## lane 1
==> flow/design.v (excerpt) <==
module top (
  input  logic        clk,
  input  logic        rst_n,
  input  logic [15:0] setpoint,
  input  logic [15:0] feedback,
  input  logic [15:0] Kp,
  input  logic [15:0] Ki,
  input  logic [15:0] Kd,
  input  logic [15:0] clk_prescaler,
  output logic [15:0] control_signal
);
  pid_controller u_dut (
    .clk(clk),
    .rst_n(rst_n),
    .setpoint(setpoint),
    .feedback(feedback),
    .Kp(Kp),
    .Ki(Ki),
    .Kd(Kd),
    .clk_prescaler(clk_prescaler),
    .control_signal(control_signal)
  );
endmodule
clock: 10.9 ns
lec_check: 0
abc_area: 1
cap_margin: 40
core_aspect_ratio: 1.57
core_margin: 6
core_utilization: 40
cts_cluster_diameter: 177
cts_cluster_size: 26
gpl_routability_driven: 0
gpl_timing_driven: 0
min_routing_layer: met2
place_density_lb_addon: 0.15
slew_margin: 0
tns_end_percent: 45
run.sh (not shown) runs the stock make flow with config.mk's settings and CLKGATE_MAP_FILE=.
Changes in lane 2 relative to lane 1:
==> flow/config.mk <==
export PLATFORM = sky130hd
export DESIGN_NAME = top
export DESIGN_NICKNAME = top
export VERILOG_FILES = /design/flow/design.v
export SDC_FILE = /design/flow/constraint.sdc
export NUM_CORES = 4
export LEC_CHECK = 0
export CAP_MARGIN = 20
export CORE_MARGIN = 2
export CORE_UTILIZATION = 13
export SLEW_MARGIN = 20
==> flow/constraint.sdc <==
create_clock -name core_clock -period 13.6 [get_ports {clk}]
set_input_delay 2.7200 -clock core_clock [delete_from_list [all_inputs] [get_ports {clk}]]
set_output_delay 2.7200 -clock core_clock [all_outputs]
set_load 0.01 [all_outputs]
==> comparison <==
In terms of clock latency of the later-clocked register in the worst-skew pair, lane 1 and lane 2 differ only marginally.
Compared with lane 1, in lane 2 critical path depth shrank by 4.
The lower setup slack of the critical path after layout of lane 1 and lane 2 is in lane 1.
Worst stage delay on the critical path on lane 2 is down relative to lane 1.
The lower global routing met3 resource utilization of lane 1 and lane 2 is in lane 2.
For via count of the first global-routing pass, dividing the value from lane 2 by the value from lane 1 gives 0.56.
Total routed wirelength | lane 2 below lane 1
Count of state elements after synthesis: lane 1 vs lane 2 — no meaningful difference
Relative to lane 1, the fraction of synthesized cell area in xor and xnor cells of lane 2 is higher by 5.5 points.
The met1 usage in global routing in lane 2 was higher than what lane 1 gave.
Setup changes, lane 2 to lane 3
diff --git a/flow/config.mk b/flow/config.mk
--- a/flow/config.mk
+++ b/flow/config.mk
@@ -7,5 +7,10 @@
 export LEC_CHECK = 0
-export CAP_MARGIN = 20
-export CORE_MARGIN = 2
-export CORE_UTILIZATION = 13
+export CAP_MARGIN = 10
+export CORE_ASPECT_RATIO = 1.74
+export CORE_MARGIN = 10
+export CORE_UTILIZATION = 40
+export CTS_CLUSTER_SIZE = 82
+export GPL_TIMING_DRIVEN = 0
+export HOLD_SLACK_MARGIN = 0.15
+export MAX_ROUTING_LAYER = met4
 export SLEW_MARGIN = 20
Notes after the runs:
On smallest hold slack, lane 2 tracks lane 3 almost exactly. Lane 3 against lane 2: clock-pin slew of the registers on the worst-case setup and hold paths level.
[inputs] lane 4 vs lane 3
==> flow/config.mk <==
export PLATFORM = sky130hd
export DESIGN_NAME = top
export DESIGN_NICKNAME = top
export VERILOG_FILES = /design/flow/design.v
export SDC_FILE = /design/flow/constraint.sdc
export NUM_CORES = 4
export LEC_CHECK = 0
export CAP_MARGIN = 10
export CORE_MARGIN = 2
export CORE_UTILIZATION = 40
export CTS_CLUSTER_SIZE = 82
export SLEW_MARGIN = 20
Findings:
Lane 4 vs. lane 3: worst-path maximum fanout saw a decrease, core box area saw little to no change, routing usage on met3 saw an increase, sequential cell count saw little to no change. Lane 4 ends up with lower part of the cycle the worst path needs than lane 3 does. Lane 4 -> lane 3: clock-cell share of area flat. Core util | lane 4 vs lane 3 | lane 4 lower.
Inputs modified between lane 4 and lane 5:
diff --git a/flow/config.mk b/flow/config.mk
--- a/flow/config.mk
+++ b/flow/config.mk
@@ -7,6 +7,13 @@
 export LEC_CHECK = 0
+export ABC_AREA = 1
 export CAP_MARGIN = 10
-export CORE_MARGIN = 2
+export CELL_PAD_IN_SITES_DETAIL_PLACEMENT = 2
+export CORE_ASPECT_RATIO = 0.73
+export CORE_MARGIN = 7
 export CORE_UTILIZATION = 40
 export CTS_CLUSTER_SIZE = 82
+export GPL_ROUTABILITY_DRIVEN = 0
+export GPL_TIMING_DRIVEN = 0
+export MAX_ROUTING_LAYER = met4
+export MIN_ROUTING_LAYER = met2
 export SLEW_MARGIN = 20
--- outcome ---
Lane 5 reports a higher number of placed instances with taps included than lane 4 does. When the final numbers for lane 5 and lane 4 were put side by side, the row count turned out to be greater in lane 4. Summary of lane 5 over lane 4: cell area after technology mapping shows an increase of 6.0%, placed wire-length estimate climbed about 130%, xor and xnor area share after synthesis decreased by 5.5 points relative to the old numbers, number of different library cells in the post-synthesis netlist went down, vertical die size fell by about 7%. Lane 5 vs lane 4 — synthesized cell count climbed by more than a quarter. Lane 5 did not finish; a tool error ended it in global routing (5_1_grt).

========
## build 69
Starting RTL as in the previous note.
clock: 13.6 ns
lec_check: 0
abc_area: 0
cap_margin: 10
cell_pad_in_sites_detail_placement: 2
core_aspect_ratio: 0.73
core_margin: 7
core_utilization: 48
cts_cluster_size: 82
gpl_routability_driven: 0
gpl_timing_driven: 0
max_routing_layer: met4
min_routing_layer: met2
slew_margin: 20
Flow for build 69 halted at clock tree synthesis (4_1_cts), error code DPL-0033.
Input changes introduced in build 80 (baseline for comparison: build 69):
==> flow/config.mk <==
export PLATFORM = sky130hd
export DESIGN_NAME = top
export DESIGN_NICKNAME = top
export VERILOG_FILES = /design/flow/design.v
export SDC_FILE = /design/flow/constraint.sdc
export NUM_CORES = 4
export LEC_CHECK = 0
export ABC_AREA = 1
export CAP_MARGIN = 20
export CORE_MARGIN = 2
export CORE_UTILIZATION = 70
export CTS_CLUSTER_DIAMETER = 354
export CTS_CLUSTER_SIZE = 15
export MAX_ROUTING_LAYER = met4
export SLEW_MARGIN = 20
==> flow/constraint.sdc <==
create_clock -name core_clock -period 5.38 [get_ports {clk}]
set_input_delay 1.0760 -clock core_clock [delete_from_list [all_inputs] [get_ports {clk}]]
set_output_delay 1.0760 -clock core_clock [all_outputs]
set_load 0.01 [all_outputs]
--- outcome ---
Build 69 is listed as incomplete: the tool reported an error in clock tree synthesis (4_1_cts) and the run ended there.
Build 80: GRT-0116 in global routing (5_1_grt) -> run aborted
Mux contribution to synthesized area ends up lower on build 80.
Cmp build 80 vs build 69: yosys stat cell total higher in build 80
The post-synthesis simple-gate area fraction in build 80 was higher than what build 69 gave.
In build 80 the number of placed cells counting well taps turned out 717 higher than in build 69.
Edits applied to the flow inputs when going from build 80 to build 12:
==> flow/config.mk <==
export PLATFORM = sky130hd
export DESIGN_NAME = top
export DESIGN_NICKNAME = top
export VERILOG_FILES = /design/flow/design.v
export SDC_FILE = /design/flow/constraint.sdc
export NUM_CORES = 4
export LEC_CHECK = 0
export CAP_MARGIN = 20
export CORE_MARGIN = 2
export CORE_UTILIZATION = 70
export CTS_CLUSTER_SIZE = 22
export SETUP_SLACK_MARGIN = -0.6
export SLEW_MARGIN = 20
==> flow/constraint.sdc <==
create_clock -name core_clock -period 9.96 [get_ports {clk}]
set_input_delay 1.9920 -clock core_clock [delete_from_list [all_inputs] [get_ports {clk}]]
set_output_delay 1.9920 -clock core_clock [all_outputs]
set_load 0.01 [all_outputs]
Findings:
Build 12: flow complete, layout not clean; failing: setup timing
The run showing the greater proportion of synthesized area in mux cells is build 12.
As of build 12, overall die width had fallen by a few percent compared to build 80.
Compared to build 80, build 12 has post-detailed-placement half-perimeter wirelength about 30% lower.
Relative to build 80, the chip area in the Yosys report of build 12 is lower by 1000 um2.
Build 12 — simple-gate area share of the yosys netlist 6.8 points lower, build 80 as reference
On full die area, build 80 loses to build 12.
Build 12 vs. build 80: placed cell area now smaller; area of the mapped netlist now smaller.
Measured against build 12, the instance tally after logic synthesis of build 80 comes out at 1.3 times the reference value.
For build 10, these inputs were changed with respect to build 12:
-- flow/config.mk --
<<< build 12, line 8
export CAP_MARGIN = 20
export CORE_MARGIN = 2
export CORE_UTILIZATION = 70
export CTS_CLUSTER_SIZE = 22
export SETUP_SLACK_MARGIN = -0.6
export SLEW_MARGIN = 20
>>> build 10, line 8
export CAP_MARGIN = 20
export CORE_MARGIN = 2
export CORE_UTILIZATION = 59
export SLEW_MARGIN = 20
==> flow/constraint.sdc <==
create_clock -name core_clock -period 12.2 [get_ports {clk}]
set_input_delay 2.4400 -clock core_clock [delete_from_list [all_inputs] [get_ports {clk}]]
set_output_delay 2.4400 -clock core_clock [all_outputs]
set_load 0.01 [all_outputs]
==> results <==
- Build 10 finished end to end and its layout was clean on timing, DRC and antenna.
- Delta (build 10 minus build 12): cell area down 560 um2, global-route track usage on met2 down 11 points, routed length on met1 up 700 um, parity-gate share of the synthesized area counting xor and xnor cells flat.
- NOTE post-detailed-routing wire length build 12->build 10 decreased by a few percent
Modified inputs, build 47 compared to build 10
-- flow/config.mk --
<<< build 10, line 8
export CAP_MARGIN = 20
export CORE_MARGIN = 2
export CORE_UTILIZATION = 59
export SLEW_MARGIN = 20
>>> build 47, line 8
export CAP_MARGIN = 20
export CORE_MARGIN = 2
export CORE_UTILIZATION = 68
export CTS_CLUSTER_SIZE = 21
export SETUP_SLACK_MARGIN = 1.45
export SLEW_MARGIN = 20
==> flow/constraint.sdc <==
create_clock -name core_clock -period 8.22 [get_ports {clk}]
set_input_delay 1.6440 -clock core_clock [delete_from_list [all_inputs] [get_ports {clk}]]
set_output_delay 1.6440 -clock core_clock [all_outputs]
set_load 0.01 [all_outputs]
==> comparison <==
- Status build 47: flow complete, layout not clean - setup timing
For build 8, these inputs were changed with respect to build 47:
-- flow/config.mk --
<<< build 47, line 8
export CAP_MARGIN = 20
export CORE_MARGIN = 2
export CORE_UTILIZATION = 68
export CTS_CLUSTER_SIZE = 21
export SETUP_SLACK_MARGIN = 1.45
export SLEW_MARGIN = 20
>>> build 8, line 8
export CAP_MARGIN = 20
export CORE_MARGIN = 2
export CORE_UTILIZATION = 72
export PLACE_DENSITY_LB_ADDON = 0.25
export SETUP_SLACK_MARGIN = 2.3
export SLEW_MARGIN = 20
==> flow/constraint.sdc <==
create_clock -name core_clock -period 12.6 [get_ports {clk}]
set_input_delay 2.5200 -clock core_clock [delete_from_list [all_inputs] [get_ports {clk}]]
set_output_delay 2.5200 -clock core_clock [all_outputs]
set_load 0.01 [all_outputs]
The pin count of the biggest net entering global routing in build 47 is 0.873 times that in build 8.
Taking build 47 as the reference, in build 8 wire length went down; yosys stat cell total did not really move.
Cmp build 8 and build 47 / utilization / lower: build 8
Floorplan die height: build 8 lower than build 47
Build 8 finished all stages; the layout is clean.
